## run A
==> flow/design.v (excerpt) <==
module cordic_2taylor (
input clk,
input reset,
input signed [15:0] ang,
input signed [15:0] xin,
input signed [15:0] yin,
output signed [15:0] Xout,
output signed [15:0] Yout);
Settings: LEC_CHECK=0, CAP_MARGIN=35, CELL_PAD_IN_SITES_DETAIL_PLACEMENT=1, CORE_ASPECT_RATIO=1.24, CORE_MARGIN=3, CORE_UTILIZATION=40, GPL_TIMING_DRIVEN=0, HOLD_SLACK_MARGIN=0.13, PLACE_DENSITY_LB_ADDON=0.26, SETUP_SLACK_MARGIN=-1.14, SLEW_MARGIN=20, TNS_END_PERCENT=50; clock period 13.7 ns.
run.sh (not shown) runs the stock make flow with config.mk's settings and CLKGATE_MAP_FILE=.
diff inputs: run A => run B
# run A
export LEC_CHECK = 0
export CAP_MARGIN = 35
export CELL_PAD_IN_SITES_DETAIL_PLACEMENT = 1
export CORE_ASPECT_RATIO = 1.24
export CORE_MARGIN = 3
export CORE_UTILIZATION = 40
export GPL_TIMING_DRIVEN = 0
export HOLD_SLACK_MARGIN = 0.13
export PLACE_DENSITY_LB_ADDON = 0.26
export SETUP_SLACK_MARGIN = -1.14
export SLEW_MARGIN = 20
export TNS_END_PERCENT = 50
create_clock -name core_clock -period 13.7 [get_ports {clk}]
# run B
export LEC_CHECK = 0
export CAP_MARGIN = 20
export CORE_MARGIN = 2
export CORE_UTILIZATION = 71
export PLACE_DENSITY = 0.65
export SETUP_SLACK_MARGIN = 2.41
export SLEW_MARGIN = 20
create_clock -name core_clock -period 8.35 [get_ports {clk}]
Notes after the runs:
Run B did not finish: a tool error stopped it during global routing. Relative to run A, the number of placement rows measured on run B has decreased by more than a quarter. Reported for run A and run B, synthesized flop and latch total turned out identical to the last digit. In the flow results for run A and run B, the die area is larger on run A. Floorplan utilization: run B vs run A up 31 points. Area of the synthesized netlist per yosys stat: run A vs run B identical. Run B ended with less core box area than run A. Horizontal die dimension: higher on run A.
diff inputs: run B => run C
# run B
export LEC_CHECK = 0
export CAP_MARGIN = 20
export CORE_MARGIN = 2
export CORE_UTILIZATION = 71
export PLACE_DENSITY = 0.65
export SETUP_SLACK_MARGIN = 2.41
export SLEW_MARGIN = 20
create_clock -name core_clock -period 8.35 [get_ports {clk}]
# run C
export LEC_CHECK = 0
export CAP_MARGIN = 20
export CORE_MARGIN = 2
export CORE_UTILIZATION = 65
export SLEW_MARGIN = 20
create_clock -name core_clock -period 11.7 [get_ports {clk}]
- Having completed the whole flow, run C delivered a layout that passed the timing, design-rule and antenna checks.
- From run B to run C the numbers moved as follows: count of distinct cell types in the synthesized netlist has remained practically unchanged, number of placement rows has increased, core utilization at floorplan has decreased.
## Diff of input files: run D against run C
# run C
export LEC_CHECK = 0
export CAP_MARGIN = 20
export CORE_MARGIN = 2
export CORE_UTILIZATION = 65
export SLEW_MARGIN = 20
create_clock -name core_clock -period 11.7 [get_ports {clk}]
# run D
export LEC_CHECK = 0
export CAP_MARGIN = 20
export CORE_MARGIN = 2
export CORE_UTILIZATION = 40
export GPL_ROUTABILITY_DRIVEN = 0
export MAX_ROUTING_LAYER = met4
export SLEW_MARGIN = 20
create_clock -name core_clock -period 10.0 [get_ports {clk}]
--- outcome ---
Die area: run D vs run C up 61%
Re post-synthesis cell type count: no difference whatsoever between run D and run C.
Looking at register fraction of the total cell area across run D and run C, the one that comes out lower is run D.
Wire length of the first global-routing pass for run D is higher than for run C.
met1 track demand over resource in global routing, run D and run C, higher one = run C.

cordic_2taylor again, from the RTL that the note above started with.
clock: 10.0 ns
lec_check: 0
abc_area: 1
cap_margin: 25
core_margin: 2
core_utilization: 22
cts_cluster_diameter: 338
cts_cluster_size: 100
hold_slack_margin: -0.07
place_density: 0.91
setup_slack_margin: -0.97
slew_margin: 0
Change:
Settings changed: CAP_MARGIN 25 to 20, CORE_UTILIZATION 22 to 40, CTS_CLUSTER_DIAMETER 338 to 328, CTS_CLUSTER_SIZE 100 to 98, HOLD_SLACK_MARGIN -0.07 to default, PLACE_DENSITY 0.91 to default, SETUP_SLACK_MARGIN -0.97 to -0.61, SLEW_MARGIN 0 to 20, TNS_END_PERCENT from default to 45.
Effect: Design area shrinks slightly.
Change:
Settings changed: ABC_AREA 1 to default, CORE_UTILIZATION 40 to 68, CTS_CLUSTER_DIAMETER 328 to default, CTS_CLUSTER_SIZE 98 to default, SETUP_SLACK_MARGIN -0.61 to default, TNS_END_PERCENT 45 to default.
Clock period 10.0 ns to 7.82 ns, I/O delays scaled along.
Outcome:
- This time the run finished with setup timing left
- synthesized area increases by 2.6%
- die area came out lower by 39%
- global-route usage rose by 21 points
- hold slack gains 0.055 ns
Change:
Settings changed: CORE_UTILIZATION 68 to 66.
Clock period 7.82 ns to 8.35 ns, I/O delays scaled along.
What happened: The changed run produced a layout that fails on setup timing. Synthesized area is unchanged. Cell area fell by a few percent.
Change:
Settings changed: CAP_MARGIN 20 to 0, CORE_UTILIZATION 66 to 72, CTS_CLUSTER_DIAMETER from default to 88.
This time the run stopped in global routing (ODB-0269); area after synthesis does not change; die size shrinks by 8.2%; synthesized cell count stays the same.

The RTL this note starts from:
==> flow/design.v <==
module sin_h(
    input signed [15:0] r_in,
    output signed [15:0] r_out
    );
     wire signed [15:0] a,b,c,d;
     assign a = r_in + (r_in >>> 2);
     assign b = (a >>> 4)+(r_in >>> 6);
     assign c = b+a; 
     assign d = (c >>> 5)+(r_in);
     assign r_out = d >>>1;     
endmodule
module cos_h(
    input signed [15:0] r,
    output signed [15:0] r_o
    );
    wire signed [15:0] a,b,c,d;
  assign a = r + (r >>> 2);
  assign b = r + (a >>> 2);
  assign c = b >>> 9;
  assign d = r + (r >>> 3);
  assign r_o = c+d;
endmodule
module sinh_23(
    input signed [15:0] rin,
    input S,
    output signed [15:0] rout
    );
     wire signed [15:0] a,b,c,d,e;
     assign a = (rin >>> 4)+ rin;
     assign b = rin + (rin >>> 9);
     assign c = b + (a >>> 7);
     assign d = c >>> 2;
     assign e = b >>> 3;
     assign rout = S? d:e;
endmodule
module cosh_23(
    input signed [15:0] ri,
    input sel,
    output signed [15:0] ro
    );
    wire signed [15:0] a,b,c,d;
    assign a = ri >>>7;
    assign b = (ri >>> 8)+ ri;
    assign c = b >>> 5;
    assign d = sel? c:b;
    assign ro = d + ri;
endmodule
module sinh_45(
    input signed [15:0] rin,
    input s,
    output signed [15:0] rout    
    );
    wire signed [15:0] a,b,c;
    assign a = rin >>> 4;
    assign b = rin >>> 5;
    assign c = s? a:b;
    assign rout = c;
endmodule
module cosh_45(
    input signed [15:0] rin,
    input s,
    output signed [15:0] rout    
    );
    wire signed [15:0] a,b,c;
    assign a = rin >>> 11;
    assign b = rin >>> 9;
    assign c = s? b:a;
    assign rout = rin + c;
endmodule
module stage_1(
    input signed [15:0] x_in,
    input signed [15:0] y_in,
    input signed [15:0] ang_in,
    input clk,
    input reset,
    output reg signed [15:0] x_out,
    output reg signed [15:0] y_out,
    output reg signed [15:0] ang_out
    );
    wire signed [15:0] p,q,u,v,abs_theta;
    assign abs_theta = ang_in[15] ? (~ang_in + 1'b1) : ang_in;
    reg signed [15:0] r,s,w,x,z,k; 
    sin_h S1(.r_in(y_in), .r_out(q));
    sin_h S2(.r_in(x_in), .r_out(u));
    cos_h C1(.r(x_in), .r_o(p));
    cos_h C2(.r(y_in), .r_o(v));
    always @(posedge clk, posedge reset)
    begin
    if(reset)
      begin
      x_out <= 16'b0000000000000000;
      y_out <= 16'b0000000000000000;
      ang_out <= 16'b0000000000000000;
      end
    else
    begin
      if (abs_theta <= 16'b0001000000000000)
         begin
         x_out <= x_in;
         y_out <= y_in;
         ang_out <= ang_in;
         end
      else 
         begin
         case(ang_in[15])
         1'b0: begin 
              x_out <= p+q; 
              y_out <= u+v; 
              ang_out <= ang_in - 16'b0010000000000000; 
              end
         1'b1: begin 
              x_out <= p-q; 
              y_out <= v-u; 
              ang_out <= ang_in + 16'b0010000000000000; 
              end
          endcase
         end
  end
end
endmodule
module stage_23(
    input signed [15:0] x_pr,
    input signed [15:0] y_pr,
    input signed [15:0] ang_pr,
    input clk,
    input reset,
    output reg signed [15:0] sx2_op,
    output reg signed [15:0] sy2_op,
    output reg signed [15:0] sa2_op
    );
  wire signed [15:0] abs_theta,o1,o2,o3,o4,w1,w2,w3,w4;
  assign abs_theta = ang_pr[15] ? (~ang_pr + 1'b1) : ang_pr;
  wire sel23;
  assign sel23 = (abs_theta > 16'b0000110000000000)?1'b1:1'b0;
  sinh_23 S1(.rin(x_pr),.S(sel23),.rout(o1));
  sinh_23 S2(.rin(y_pr),.S(sel23),.rout(o2));
  cosh_23 C1(.ri(x_pr),.sel(sel23),.ro(o3));
  cosh_23 C2(.ri(y_pr),.sel(sel23),.ro(o4)); 
always @(posedge clk, posedge reset)
begin
  if(reset)
      begin
      sx2_op <= 16'b0000000000000000;
      sy2_op<= 16'b0000000000000000;
      sa2_op <= 16'b0000000000000000;
      end
  else 
     begin
     if (abs_theta > 16'b0000110000000000 | abs_theta <= 16'b0000010000000000)
      begin
      sx2_op <= x_pr;
      sy2_op <= y_pr;
      sa2_op <= ang_pr;
      end
  else
      begin
         if(ang_pr[15])
          begin
          sx2_op <= o3 - o2;
          sy2_op <= o4 - o1;
          sa2_op <= sel23? (ang_pr + 16'b0001000000000000) : (ang_pr + 16'b0000100000000000);
          end
         else
          begin
          sx2_op <= o3 + o2;
          sy2_op <= o4 + o1;
          sa2_op <= sel23? (ang_pr - 16'b0001000000000000) : (ang_pr - 16'b0000100000000000);
          end
      end 
    end
end
endmodule  
module stage_45(
    input signed [15:0] sx2_op,
    input signed [15:0] sy2_op,
    input signed [15:0] sa2_op,
    input clk,
    input reset,
    output reg signed [15:0] x_nxt,
    output reg signed [15:0] y_nxt,
    output reg signed [15:0] ang_nxt
    );
    wire signed [15:0] o5,o6,o7,o8,w5,w6,w7,w8,abs_theta2;
    wire sel45;
    assign abs_theta2 = sa2_op[15] ? (~sa2_op + 1'b1) : sa2_op;
    assign sel45 = (abs_theta2 > 16'b0000001100000000)? 1'b1:1'b0;
sinh_45 S3(.rin(sx2_op),.s(sel45),.rout(o5));
sinh_45 S4(.rin(sy2_op),.s(sel45),.rout(o6));
cosh_45 C3(.rin(sx2_op),.s(sel45),.rout(o7));
cosh_45 C4(.rin(sy2_op),.s(sel45),.rout(o8));
always @(posedge clk, posedge reset)
begin
   if(reset)
      begin
      x_nxt <= 16'b0000000000000000;
      y_nxt <= 16'b0000000000000000;
      ang_nxt <= 16'b0000000000000000;
      end
   else
      begin
         if(abs_theta2 <= 16'b0000000100000000)
             begin
             x_nxt <= sx2_op;
             y_nxt <= sy2_op;
             ang_nxt <= sa2_op;
             end 
         else
             begin
             if(sa2_op[15])
                begin
                x_nxt <= o7 - o5;
                y_nxt <= o8 - o6;
                ang_nxt <= sel45? (sa2_op + 16'b0000010000000000) : (sa2_op + 16'b0000001000000000);
                end
             else
                begin
                x_nxt <= o7 + o5;
                y_nxt <= o8 + o6;
                ang_nxt <= sel45? (sa2_op - 16'b0000010000000000) : (sa2_op - 16'b0000001000000000);
                end
             end
      end
end
endmodule
module last_stage(
    input signed [15:0] x3,
    input signed [15:0] y3,
    input signed [15:0] ang3,
    input clk,
    input reset,
    output reg signed [15:0] xf,
    output reg signed [15:0] yf
    );
    wire signed [15:0] abs_theta,w1,w2,w3,w4,w5,w6;
    assign abs_theta = ang3[15] ? (~ang3 + 1'b1) : ang3;
    wire [3:0] k;
    assign k = abs_theta[15:12] + abs_theta[11];
    assign w1 = y3 >>> 9;
    assign w2 = x3 >>> 9;
    assign w3 = k*w1;
    assign w4 = k*w2;
    always @(posedge clk, posedge reset)
    begin
       if (reset)
         begin
         xf <= 16'b0000000000000000;
         yf <= 16'b0000000000000000;
         end
       else 
          begin
               if (ang3[15])
                 begin
                 xf <= x3 + w3;
                 yf <= y3 + w4;
                 end
               else 
                 begin
                 xf <= x3 - w3;
                 yf <= y3 - w4;
                 end
          end
    end
endmodule
`timescale 1ns / 100ps
module cordic_2taylor (
input clk,
input reset,
input signed [15:0] ang,
input signed [15:0] xin,
input signed [15:0] yin,
output signed [15:0] Xout,
output signed [15:0] Yout);
wire signed [15:0] x1, y1, theta1;           
wire signed [15:0] x2, y2, theta2;           
wire signed [15:0] x3, y3, theta3;           
    stage_1 S1(xin,yin,ang,clk,reset,x1,y1,theta1);
    stage_23 S2(x1,y1,theta1,clk,reset,x2,y2,theta2);
    stage_45 S3(x2,y2,theta2,clk,reset,x3,y3,theta3);
    last_stage S4(x3,y3,theta3,clk,reset,Xout,Yout);
endmodule
==> flow/config.mk <==
export PLATFORM = sky130hd
export DESIGN_NAME = cordic_2taylor
export DESIGN_NICKNAME = cordic_2taylor
export VERILOG_FILES = /design/flow/design.v
export SDC_FILE = /design/flow/constraint.sdc
export NUM_CORES = 4
export LEC_CHECK = 0
export ABC_AREA = 1
export CAP_MARGIN = 20
export CORE_MARGIN = 2
export CORE_UTILIZATION = 72
export CTS_CLUSTER_DIAMETER = 376
export CTS_CLUSTER_SIZE = 98
export HOLD_SLACK_MARGIN = -0.09
export SETUP_SLACK_MARGIN = 0.85
export SLEW_MARGIN = 20
export TNS_END_PERCENT = 5
==> flow/constraint.sdc <==
create_clock -name core_clock -period 5.13 [get_ports {clk}]
set_input_delay 1.0260 -clock core_clock [delete_from_list [all_inputs] [get_ports {clk}]]
set_output_delay 1.0260 -clock core_clock [all_outputs]
set_load 0.01 [all_outputs]
The baseline aborted during 4_1_cts.
Then changed:
- ABC_AREA: 1 -> default
- CORE_UTILIZATION: 72 -> 58
- CTS_CLUSTER_DIAMETER: 376 -> default
- CTS_CLUSTER_SIZE: 98 -> default
- HOLD_SLACK_MARGIN: -0.09 -> default
- SETUP_SLACK_MARGIN: 0.85 -> default
- TNS_END_PERCENT: 5 -> default
- clock period: 5.13 -> 5.43 ns (I/O delays scaled with it)
What happened:
- With this change the flow did not get past 5_1_grt
- die area grows by 27%
- synthesized area went up by 2.6%
- synthesized cell count came out lower by 8.9%
